==> inputs of try-sierra <==
Design cpu_system, start of the top module:
module cpu_system(
    input          clk,
    input          reset,
    output         imem_read,
    output [5:0]   imem_addr,
    input  [127:0] imem_rdata,
    input          imem_busywait,
    output         dmem_read,
    output         dmem_write,
    output [5:0]   dmem_addr,
    output [31:0]  dmem_wdata,
    input  [31:0]  dmem_rdata,
    input          dmem_busywait,
    output         ret_valid,
    output [31:0]  ret_pc,
    output         ret_rf_we,
    output [2:0]   ret_rf_waddr,
    output [7:0]   ret_rf_wdata
);
clock: 9.0 ns
lec_check: 0
cap_margin: 20
cell_pad_in_sites_detail_placement: 1
core_margin: 2
core_utilization: 72
gpl_timing_driven: 0
slew_margin: 20
tns_end_percent: 75
run.sh (not shown) runs the stock make flow with config.mk's settings and CLKGATE_MAP_FILE=.
==> try-violet: changes against try-sierra <==
Settings changed: CAP_MARGIN 20 to 25, CELL_PAD_IN_SITES_DETAIL_PLACEMENT 1 to unset, CORE_ASPECT_RATIO set to 1.63, CORE_MARGIN 2 to 10, CORE_UTILIZATION 72 to 34, CTS_CLUSTER_SIZE set to 41, GPL_ROUTABILITY_DRIVEN set to 0, HOLD_SLACK_MARGIN set to 0.24, MIN_ROUTING_LAYER set to met1, PLACE_DENSITY_LB_ADDON set to 0.23, TNS_END_PERCENT 75 to unset.
==> flow/constraint.sdc (replaced) <==
create_clock -name core_clock -period 12.9 [get_ports {clk}]
set_input_delay 2.5800 -clock core_clock [delete_from_list [all_inputs] [get_ports {clk}]]
set_output_delay 2.5800 -clock core_clock [all_outputs]
set_load 0.01 [all_outputs]
==> qor summary <==
| metric | try-sierra | try-violet |
|---|---|---|
| Status | did not finish | timing/DRC/antenna clean |
| Last stage reached | 3_5_place_dp | - |
| Number of standard cells after synthesis | 3587 | 3587 |
| Area of the synthesized netlist per yosys stat | 53600 sq um | 53600 sq um |
| Count of instantiated cells in the yosys netlist | 3587 | 3587 |
| Horiz. Die Dim | 277 microns | 331 microns |
| Die extent in y | 277 microns | 527 microns |
| Initial Utilization | 0.724 | 0.341 |
| Number of placement rows | 100 | 186 |
| Total standard cell area after synthesis | 53600 sq um | 53600 sq um |
| Number of enable flip-flop cells | 1136 | 1136 |
| Total Die Area | 76700 sq um | 175000 sq um |
| Floorplan core area | 74100 sq um | 157000 sq um |
| Port bufs | 221 | 221 |
| Seq share, synth | 0.661 | 0.661 |
| Async set-or-reset flop fraction in the synthesized netlist | 0 | 0 |

* * *

==> inputs of trial 72 <==
cpu_system again, from the RTL that the note above started with.
// cpu_system
module cpu_system(
    input          clk,
    input          reset,
    output         imem_read,
    output [5:0]   imem_addr,
    input  [127:0] imem_rdata,
    input          imem_busywait,
    output         dmem_read,
    output         dmem_write,
    output [5:0]   dmem_addr,
    output [31:0]  dmem_wdata,
    input  [31:0]  dmem_rdata,
    input          dmem_busywait,
    output         ret_valid,
    output [31:0]  ret_pc,
    output         ret_rf_we,
    output [2:0]   ret_rf_waddr,
    output [7:0]   ret_rf_wdata
);
export LEC_CHECK = 0
export CAP_MARGIN = 20
export CORE_MARGIN = 2
export CORE_UTILIZATION = 70
export CTS_CLUSTER_SIZE = 49
export HOLD_SLACK_MARGIN = 0.3
export PLACE_DENSITY_LB_ADDON = 0.0
export SETUP_SLACK_MARGIN = 0.65
export SLEW_MARGIN = 20
create_clock -name core_clock -period 5.4 [get_ports {clk}]
==> inputs of build 95, as changes to trial 72 <==
CORE_UTILIZATION = 30   (was 70)
CTS_CLUSTER_SIZE = unset   (was 49)
HOLD_SLACK_MARGIN = unset   (was 0.3)
PLACE_DENSITY_LB_ADDON = unset   (was 0.0)
SETUP_SLACK_MARGIN = unset   (was 0.65)
==> flow/constraint.sdc (replaced) <==
create_clock -name core_clock -period 11.6 [get_ports {clk}]
set_input_delay 2.3200 -clock core_clock [delete_from_list [all_inputs] [get_ports {clk}]]
set_output_delay 2.3200 -clock core_clock [all_outputs]
set_load 0.01 [all_outputs]
==> results <==
| quantity | trial 72 | build 95 |
|---|---|---|
| Site Rows | 101 | 155 |
| Number of gates resized after cts | 584 | 6 |
| Final HPWL from detailed placement | 113,000 µm | 96,910 µm |
| Placeable core area | 0.07595 mm² | 0.1780 mm² |
| Inserted Clock Buffers | 113 | 120 |
| Post-CTS repair timing setup buffer count | 142 | 3 |
| Height of the die | 280.8 µm | 426.9 µm |
| Die x size | 280.8 µm | 426.9 µm |
| Sinks on Clock Net | 1,203 | 1,203 |
| Count of different cell masters after synthesis | 117 | 117 |
| RePlAce Congestion | 0.9589 | 0.8663 |
| Placement Cell Area | 0.06257 mm² | 0.05909 mm² |
| Largest buffer count on any clock path | 3 | 3 |
| Number of cells after detailed placement | 5,269 | 6,115 |
| Pre-CTS setup slack | -2831 ps | 605.9 ps |
| Biggest area consumer among synthesized cells | sky130_fd_sc_hd__edfxtp_1 | sky130_fd_sc_hd__edfxtp_1 |
| Total die size | 0.07887 mm² | 0.1822 mm² |
| Max H-tree Level | 3 | 3 |
| FP Core Util | 70.63% | 30.13% |
| Mapped cell area | 0.05365 mm² | 0.05365 mm² |
| Run status | did not finish | finished clean |
| Stage where the flow stopped | global routing | - |
| Hold-fix buffer count after cts | 0 | 0 |

* * *

==> 07-13 <==
Starting RTL as in the previous note.
Settings: LEC_CHECK=0, CAP_MARGIN=5, CELL_PAD_IN_SITES_DETAIL_PLACEMENT=2, CELL_PAD_IN_SITES_GLOBAL_PLACEMENT=1, CORE_MARGIN=2, CORE_UTILIZATION=67, GPL_ROUTABILITY_DRIVEN=0, GPL_TIMING_DRIVEN=1, HOLD_SLACK_MARGIN=0.07, MIN_ROUTING_LAYER=met2, SLEW_MARGIN=20, TNS_END_PERCENT=50; clock period 9.51 ns.
==> inputs of 05-14, as changes to 07-13 <==
Settings changed: ABC_AREA from default to 0, CAP_MARGIN 5 to 20, CELL_PAD_IN_SITES_DETAIL_PLACEMENT 2 to default, CELL_PAD_IN_SITES_GLOBAL_PLACEMENT 1 to default, CORE_UTILIZATION 67 to 70, CTS_CLUSTER_SIZE from default to 39, GPL_ROUTABILITY_DRIVEN 0 to default, GPL_TIMING_DRIVEN 1 to default, HOLD_SLACK_MARGIN 0.07 to default, MIN_ROUTING_LAYER met2 to default, SETUP_SLACK_MARGIN from default to 0.96, TNS_END_PERCENT 50 to default.
==> flow/constraint.sdc (replaced) <==
create_clock -name core_clock -period 3.46 [get_ports {clk}]
set_input_delay 0.6920 -clock core_clock [delete_from_list [all_inputs] [get_ports {clk}]]
set_output_delay 0.6920 -clock core_clock [all_outputs]
set_load 0.01 [all_outputs]
==> inputs of 12-24, as changes to 07-13 <==
Settings changed: CAP_MARGIN 5 to 20, CELL_PAD_IN_SITES_DETAIL_PLACEMENT 2 to default, CORE_UTILIZATION 67 to 46, CTS_CLUSTER_SIZE from default to 34, GPL_TIMING_DRIVEN 1 to default, HOLD_SLACK_MARGIN 0.07 to default, MIN_ROUTING_LAYER met2 to met1, PLACE_DENSITY from default to 0.61, TNS_END_PERCENT 50 to default.
==> flow/constraint.sdc (replaced) <==
create_clock -name core_clock -period 15.1 [get_ports {clk}]
set_input_delay 3.0200 -clock core_clock [delete_from_list [all_inputs] [get_ports {clk}]]
set_output_delay 3.0200 -clock core_clock [all_outputs]
set_load 0.01 [all_outputs]
==> inputs of 06-10, as changes to 07-13 <==
Settings changed: CAP_MARGIN 5 to 35, CELL_PAD_IN_SITES_DETAIL_PLACEMENT 2 to default, CELL_PAD_IN_SITES_GLOBAL_PLACEMENT 1 to default, CORE_ASPECT_RATIO from default to 1.02, CORE_UTILIZATION 67 to 59, CTS_CLUSTER_SIZE from default to 98, GPL_ROUTABILITY_DRIVEN 0 to default, GPL_TIMING_DRIVEN 1 to 0, HOLD_SLACK_MARGIN 0.07 to default, MIN_ROUTING_LAYER met2 to default, SLEW_MARGIN 20 to 10, TNS_END_PERCENT 50 to default.
==> flow/constraint.sdc (replaced) <==
create_clock -name core_clock -period 13.7 [get_ports {clk}]
set_input_delay 2.7400 -clock core_clock [delete_from_list [all_inputs] [get_ports {clk}]]
set_output_delay 2.7400 -clock core_clock [all_outputs]
set_load 0.01 [all_outputs]
==> comparison table <==
quantity                                                                     05-14                              07-13                                  12-24                        06-10
Number of multi-input combinational cells in the layout                          -                                  -                                  2,118                        2,118
Clock buffers created by TritonCTS                                             112                                  -                                    132                          115
Max-slew violation count                                                         -                                  -                                      0                            0
Share of cell area taken by flip-flops and latches                               -                                  -                                  57.4%                        56.4%
Status                                                   aborted with a tool error          aborted with a tool error                complete, no violations      complete, no violations
Last stage reached                                        global routing (5_1_grt)  detailed placement (3_5_place_dp)                                      -                            -
Via count                                                                        -                                  -                                 32,700                       34,700
Maximum clock path buffer count                                                  3                                  -                                      3                            3
Worst setup endpoint                                                             -                                  -                        ret_rf_wdata[7]              ret_rf_wdata[4]
Endpoint of the worst-slack reg-to-reg timing path                               -                                  -  myCache_Controller.Cache_table[5][31]  myCPU.myControl_unit.PC[31]
Hold violation total from the final report                                       -                                  -                                      0                            0
Met2 Routed Length                                                               -                                  -                              73,500 µm                    75,800 µm

* * *

==> wip/sierra: inputs <==
Starting RTL as in the previous note.
make LEC_CHECK=0 ABC_AREA=1 CAP_MARGIN=20 CELL_PAD_IN_SITES_DETAIL_PLACEMENT=1 CELL_PAD_IN_SITES_GLOBAL_PLACEMENT=3 CORE_MARGIN=7 CORE_UTILIZATION=42 CTS_CLUSTER_SIZE=34 GPL_ROUTABILITY_DRIVEN=0 GPL_TIMING_DRIVEN=0 HOLD_SLACK_MARGIN=0.05 MAX_ROUTING_LAYER=met4 MIN_ROUTING_LAYER=met2 PLACE_DENSITY=0.94 SETUP_SLACK_MARGIN=4.09 SLEW_MARGIN=20 TNS_END_PERCENT=70 finish   # period 15.1 ns
==> wip/maple (differences from wip/sierra) <==
- ABC_AREA: 1 -> unset
- CELL_PAD_IN_SITES_DETAIL_PLACEMENT: 1 -> unset
- CELL_PAD_IN_SITES_GLOBAL_PLACEMENT: 3 -> unset
- CORE_MARGIN: 7 -> 2
- CORE_UTILIZATION: 42 -> 66
- CTS_CLUSTER_SIZE: 34 -> unset
- GPL_ROUTABILITY_DRIVEN: 0 -> unset
- GPL_TIMING_DRIVEN: 0 -> unset
- HOLD_SLACK_MARGIN: 0.05 -> unset
- MAX_ROUTING_LAYER: met4 -> unset
- MIN_ROUTING_LAYER: met2 -> unset
- PLACE_DENSITY: 0.94 -> unset
- SETUP_SLACK_MARGIN: 4.09 -> unset
- TNS_END_PERCENT: 70 -> unset
==> flow/constraint.sdc (replaced) <==
create_clock -name core_clock -period 4.8 [get_ports {clk}]
set_input_delay 0.9600 -clock core_clock [delete_from_list [all_inputs] [get_ports {clk}]]
set_output_delay 0.9600 -clock core_clock [all_outputs]
set_load 0.01 [all_outputs]
==> flow_metrics.tcl <==
# metrics dict for downstream scripts
set metrics [dict create \
    topRoutingLayerUsed "met4" \
    n_all_inverters 337 \
    synth.cellmix.simpleShare_pct 19.7 \
    core_mm2 0.132 \
    finish.utilization_pct 51.1 \
    syn_area_per_cell_um2 10.3 \
    status "timing/DRC/antenna clean" \
    area.share.combinational_pct 27.0 \
    portBuffers 220 \
]
the above is filed under wip/sierra

==> flow_metrics.tcl <==
# metrics dict for downstream scripts
set metrics [dict create \
    status "failed layout checks" \
    so.violations "setup timing" \
    finish.utilization_pct 87.1 \
    synth.cellmix.simpleShare_pct 8.80 \
    area.share.combinational_pct 27.2 \
    layout_setup_ws_ns -3.75 \
    finalSetupViolCount 535 \
]
the above is filed under wip/maple

